==> run P: inputs <==
==> flow/design.v <==
/*verilator lint_off MULTITOP*/
module num_rpad #(
    parameter int IN_WIDTH  = 32,
    parameter int OUT_WIDTH = 32
) (
    input  logic [ IN_WIDTH-1:0] in,
    output logic [OUT_WIDTH-1:0] out
);
  localparam int EXTEND = OUT_WIDTH - IN_WIDTH;
  assign out = {in, {EXTEND{1'b0}}};
endmodule
module num_sneg #(
    parameter int WIDTH = 32
) (
    input  logic signed [WIDTH-1:0] in,
    output logic signed [WIDTH-1:0] out
);
  assign out = -in;
endmodule
module num_sabs #(
    parameter int WIDTH = 32
) (
    input  logic signed [WIDTH-1:0] in,
    output logic signed [WIDTH-1:0] out
);
  assign out = in[WIDTH-1] ? -in : in;
endmodule
module num_min #(
    parameter int WIDTH = 32
) (
    input  logic [WIDTH-1:0] left,
    input  logic [WIDTH-1:0] right,
    output logic [WIDTH-1:0] out
);
  assign out = (left < right) ? left : right;
endmodule
module num_max #(
    parameter int WIDTH = 32
) (
    input  logic [WIDTH-1:0] left,
    input  logic [WIDTH-1:0] right,
    output logic [WIDTH-1:0] out
);
  assign out = (left > right) ? left : right;
endmodule
module num_smin #(
    parameter int WIDTH = 32
) (
    input  logic signed [WIDTH-1:0] left,
    input  logic signed [WIDTH-1:0] right,
    output logic signed [WIDTH-1:0] out
);
  assign out = (left < right) ? left : right;
endmodule
module num_smax #(
    parameter int WIDTH = 32
) (
    input  logic signed [WIDTH-1:0] left,
    input  logic signed [WIDTH-1:0] right,
    output logic signed [WIDTH-1:0] out
);
  assign out = (left > right) ? left : right;
endmodule
module num_ssignbit #(
    parameter int WIDTH = 32
) (
    input logic signed [WIDTH-1:0] in,
    output logic out
);
  assign out = in[WIDTH-1];
endmodule
module num_sadd #(
    parameter int LEFT_WIDTH = 32,
    parameter int LEFT_LSB = 0,
    parameter int RIGHT_WIDTH = 32,
    parameter int RIGHT_LSB = 0,
    parameter int OUT_WIDTH = 33
) (
    input  logic signed [ LEFT_WIDTH-1:0] left,
    input  logic signed [RIGHT_WIDTH-1:0] right,
    output logic signed [  OUT_WIDTH-1:0] out
);
  logic signed [  LEFT_LSB+LEFT_WIDTH-1:0] left_aligned;
  logic signed [RIGHT_LSB+RIGHT_WIDTH-1:0] right_aligned;
  assign left_aligned = {left, {LEFT_LSB{1'b0}}};
  assign right_aligned = {right, {RIGHT_LSB{1'b0}}};
  assign out = left_aligned + right_aligned;
endmodule
module num_smul #(
    parameter int LEFT_WIDTH = 32,
    parameter int RIGHT_WIDTH = 32,
    parameter int OUT_WIDTH = 64,
    parameter int OUT_LSB = 0
) (
    input  logic signed [ LEFT_WIDTH-1:0] left,
    input  logic signed [RIGHT_WIDTH-1:0] right,
    input  logic                          go,
    input  logic                          reset,
    input  logic                          clk,
    output logic signed [  OUT_WIDTH-1:0] out,
    output logic                          done
);
  logic [1:0] done_buffer;
  assign done = done_buffer[1];
  logic signed [       LEFT_WIDTH-1:0] left_tmp;
  logic signed [      RIGHT_WIDTH-1:0] right_tmp;
  logic signed [OUT_LSB+OUT_WIDTH-1:0] out_tmp;
  assign out = out_tmp[OUT_LSB+OUT_WIDTH-1:OUT_LSB];
  always_ff @(posedge clk) begin
    if (go) begin
      done_buffer[0] <= 1;
      done_buffer[1] <= done_buffer[0];
    end else begin
      done_buffer <= 0;
    end
  end
  always_ff @(posedge clk) begin
    if (!reset && go) begin
      left_tmp  <= left;
      right_tmp <= right;
    end else begin
      left_tmp  <= 0;
      right_tmp <= 0;
    end
  end
  always_ff @(posedge clk) begin
    if (reset) begin
      out_tmp <= 0;
    end else if (go) begin
      out_tmp <= left_tmp * right_tmp;
    end else begin
      out_tmp <= out_tmp;
    end
  end
endmodule
module smul_q31 (
    input  logic        clk,
    input  logic        reset,
    input  logic        go,
    input  logic [31:0] left,
    input  logic [31:0] right,
    output logic [31:0] out,
    output logic        done
);
  num_smul #(
      .LEFT_WIDTH (32),
      .RIGHT_WIDTH(32),
      .OUT_WIDTH  (32),
      .OUT_LSB    (31)
  ) mul (
      .left (left),
      .right(right),
      .go   (go),
      .reset(reset),
      .clk  (clk),
      .out  (out),
      .done (done)
  );
endmodule
==> flow/run.sh <==
#!/bin/bash
# the make line also repeats each setting of config.mk as NAME=value (left out here)
make -C /OpenROAD-flow-scripts/flow DESIGN_CONFIG=/design/flow/config.mk WORK_HOME=/design/flow/orfs CLKGATE_MAP_FILE= finish
==> flow/config.mk <==
export PLATFORM = sky130hd
export DESIGN_NAME = smul_q31
export DESIGN_NICKNAME = smul_q31
export VERILOG_FILES = /design/flow/design.v
export SDC_FILE = /design/flow/constraint.sdc
export NUM_CORES = 4
export LEC_CHECK = 0
export CAP_MARGIN = 20
export CORE_MARGIN = 2
export CORE_UTILIZATION = 45
export CTS_CLUSTER_DIAMETER = 168
export CTS_CLUSTER_SIZE = 97
export PLACE_DENSITY = 0.42
export SETUP_SLACK_MARGIN = 0.62
export SLEW_MARGIN = 20
==> flow/constraint.sdc <==
create_clock -name core_clock -period 8.0 [get_ports {clk}]
set_input_delay 1.6000 -clock core_clock [delete_from_list [all_inputs] [get_ports {clk}]]
set_output_delay 1.6000 -clock core_clock [all_outputs]
set_load 0.01 [all_outputs]
==> inputs of run D, as changes to run P <==
--- a/flow/config.mk
+++ b/flow/config.mk
@@ -8,8 +8,7 @@
 export CAP_MARGIN = 20
 export CORE_MARGIN = 2
-export CORE_UTILIZATION = 45
-export CTS_CLUSTER_DIAMETER = 168
-export CTS_CLUSTER_SIZE = 97
-export PLACE_DENSITY = 0.42
-export SETUP_SLACK_MARGIN = 0.62
+export CORE_UTILIZATION = 67
+export CTS_CLUSTER_DIAMETER = 334
+export CTS_CLUSTER_SIZE = 38
+export SETUP_SLACK_MARGIN = 1.1
 export SLEW_MARGIN = 20
==> inputs of run K, as changes to run P <==
--- a/flow/config.mk
+++ b/flow/config.mk
@@ -8,8 +8,4 @@
 export CAP_MARGIN = 20
 export CORE_MARGIN = 2
-export CORE_UTILIZATION = 45
-export CTS_CLUSTER_DIAMETER = 168
-export CTS_CLUSTER_SIZE = 97
-export PLACE_DENSITY = 0.42
-export SETUP_SLACK_MARGIN = 0.62
+export CORE_UTILIZATION = 64
 export SLEW_MARGIN = 20
==> flow/constraint.sdc (replaced) <==
create_clock -name core_clock -period 12.4 [get_ports {clk}]
set_input_delay 2.4800 -clock core_clock [delete_from_list [all_inputs] [get_ports {clk}]]
set_output_delay 2.4800 -clock core_clock [all_outputs]
set_load 0.01 [all_outputs]
==> results_dict.tcl <==
# place-and-route summary
set metrics [dict create \
    status "finished clean" \
    cp.depth 21 \
    final_util 0.681 \
    dpl.hpwl_um 80400 \
    logic_area_mm2 0.0320 \
    final_cells 4763 \
    comb_share 0.794 \
    startpoint "mul.right_tmp[0]" \
    cp_max_fo 31 \
    drt_pre_antenna_iters 7 \
    design_area_mm2 0.0404 \
    cts_resized 0 \
]
(the above is from run K)
==> results_dict.tcl <==
# place-and-route summary
set metrics [dict create \
    status "finished clean" \
    startpoint "mul.right_tmp[11]" \
    dpl.hpwl_um 93000 \
    io_buffers 99 \
    comb_share 0.739 \
    htreeDepth 3 \
    cp.depth 24 \
    cp_max_fo 12 \
    design_area_mm2 0.0444 \
    drt_pre_antenna_iters 5 \
]
(the above is from run P)
==> results_dict.tcl <==
# place-and-route summary
set metrics [dict create \
    status "finished clean" \
    final_util 0.781 \
    dpl.hpwl_um 85900 \
    comb_share 0.751 \
    design_area_mm2 0.0442 \
    cp.depth 25 \
    logic_area_mm2 0.0332 \
    startpoint "mul.right_tmp[16]" \
    io_buffers 99 \
    final_cells 4950 \
    cp_max_fo 32 \
    drt_pre_antenna_iters 6 \
]
(the above is from run D)

* * *

==> garnet: inputs <==
// smul_q31: RTL as listed in full above, without the edits since
make LEC_CHECK=0 CAP_MARGIN=40 CORE_ASPECT_RATIO=0.5 CORE_MARGIN=2 CORE_UTILIZATION=72 CTS_CLUSTER_DIAMETER=373 CTS_CLUSTER_SIZE=95 PLACE_DENSITY=0.4 SETUP_SLACK_MARGIN=0.74 SLEW_MARGIN=20 TNS_END_PERCENT=10 finish   # period 5.67 ns
run.sh (not shown) runs the stock make flow with config.mk's settings and CLKGATE_MAP_FILE=.
==> nickel (differences from garnet) <==
==> flow/config.mk (replaced) <==
export PLATFORM = sky130hd
export DESIGN_NAME = smul_q31
export DESIGN_NICKNAME = smul_q31
export VERILOG_FILES = /design/flow/design.v
export SDC_FILE = /design/flow/constraint.sdc
export NUM_CORES = 4
export LEC_CHECK = 0
export CAP_MARGIN = 20
export CORE_MARGIN = 2
export CORE_UTILIZATION = 72
export PLACE_DENSITY = 0.42
export SLEW_MARGIN = 20
==> flow/constraint.sdc (replaced) <==
create_clock -name core_clock -period 9.72 [get_ports {clk}]
set_input_delay 1.9440 -clock core_clock [delete_from_list [all_inputs] [get_ports {clk}]]
set_output_delay 1.9440 -clock core_clock [all_outputs]
set_load 0.01 [all_outputs]
==> run summary <==
impl run done, here's what came out: met3 Use GR 6.99%, Rel. slew slack 50.1%, layout check faults setup timing, min cycle time layout 7.60 ns, number of DRC markers in iteration 0 2214, Post-CTS Setup Bufs 18, # setup viols final 32, CP bufs+invs 6, outcome finished with violations, post-route setup slack -1.93 ns, f_max approximately 130 MHz
The numbers above come from garnet.

==> run summary <==
impl run done, here's what came out: outcome no timing/DRC/antenna violations, met3 Use GR 6.97%, number of DRC markers in iteration 0 1872, Clock Root Buffer clkbuf_16, kind of critical path reg -> reg, CP bufs+invs 7, # setup viols final 0, Rel. slew slack 21.9%, post-route setup slack 0.768 ns, min cycle time layout approximately 9.0 ns, f_max 112 MHz
The numbers above come from nickel.


* * *

==> inputs of xenon <==
// smul_q31: RTL as listed in full above, without the edits since
make LEC_CHECK=0 CAP_MARGIN=20 CORE_ASPECT_RATIO=0.5 CORE_MARGIN=7 CORE_UTILIZATION=45 CTS_CLUSTER_DIAMETER=168 CTS_CLUSTER_SIZE=97 HOLD_SLACK_MARGIN=0.2 PLACE_DENSITY=0.42 SETUP_SLACK_MARGIN=0.62 SLEW_MARGIN=20 TNS_END_PERCENT=10 finish   # period 8.0 ns
==> fjord: changes against xenon <==
==> flow/config.mk (replaced) <==
export PLATFORM = sky130hd
export DESIGN_NAME = smul_q31
export DESIGN_NICKNAME = smul_q31
export VERILOG_FILES = /design/flow/design.v
export SDC_FILE = /design/flow/constraint.sdc
export NUM_CORES = 4
export LEC_CHECK = 0
export CAP_MARGIN = 20
export CORE_MARGIN = 2
export CORE_UTILIZATION = 71
export CTS_CLUSTER_DIAMETER = 364
export PLACE_DENSITY = 0.38
export SLEW_MARGIN = 20
==> flow/constraint.sdc (replaced) <==
create_clock -name core_clock -period 12.4 [get_ports {clk}]
set_input_delay 2.4800 -clock core_clock [delete_from_list [all_inputs] [get_ports {clk}]]
set_output_delay 2.4800 -clock core_clock [all_outputs]
set_load 0.01 [all_outputs]
==> harbor: changes against xenon <==
--- a/flow/config.mk
+++ b/flow/config.mk
@@ -8,11 +8,11 @@
 export CAP_MARGIN = 20
 export CORE_ASPECT_RATIO = 0.5
 export CORE_MARGIN = 7
-export CORE_UTILIZATION = 45
+export CORE_UTILIZATION = 58
 export CTS_CLUSTER_DIAMETER = 168
 export CTS_CLUSTER_SIZE = 97
 export HOLD_SLACK_MARGIN = 0.2
 export PLACE_DENSITY = 0.42
-export SETUP_SLACK_MARGIN = 0.62
+export SETUP_SLACK_MARGIN = 0.65
 export SLEW_MARGIN = 20
 export TNS_END_PERCENT = 10
==> results <==
- Between harbor and xenon, the lower cell area is in harbor (gap about 1.2%, measured against xenon).
- Sequential power: fjord is lower than harbor (34%).
- Combinational power is about the same in harbor and xenon.
- Between xenon and fjord, the lower non-clock buffer count is in fjord (gap 122).
- Sequential share of layout area: xenon < harbor < fjord.
- xenon produced a clean layout. fjord went through all stages and came out clean. harbor went through all stages and came out clean.
- Of xenon and fjord, xenon has the higher clock power (gap about 60%, measured against fjord).
==> figures <==
Highest clock frequency the design can meet: fjord 112.1 MHz; xenon 131.2 MHz; harbor 131.3 MHz
Leakage component of the power: fjord 20.28 nW; xenon 21.17 nW; harbor 21.17 nW
Initial antenna violation count: fjord 2; xenon 7; harbor 8
Logic gate share of total power: fjord 63.9%; xenon 65.2%; harbor 66.7%
Result of the run: fjord complete, no violations; xenon complete, no violations; harbor complete, no violations
Maximum vdd ir drop: fjord 0.08466 mV; xenon 0.1345 mV; harbor 0.1134 mV
Met3 demand-to-capacity share in global routing: fjord 6.260%; xenon 2.462%; harbor 3.862%
RSZ-0062 raised after global routing: fjord false; xenon true; harbor true
Non-filler cells in the finished layout: fjord 4684; xenon 5232; harbor 5005
Internal power consumption: fjord 1.023 mW; xenon 1.733 mW; harbor 1.684 mW
Die ar.: fjord 56030 µm²; xenon 94310 µm²; harbor 74130 µm²
Share of the core filled with cells: fjord 74.94%; xenon 51.18%; harbor 65.24%
Max-slew headroom: fjord 27.44%; xenon 40.18%; harbor 33.96%
Power figures rest on the tool's default switching activity, not on a simulated workload.
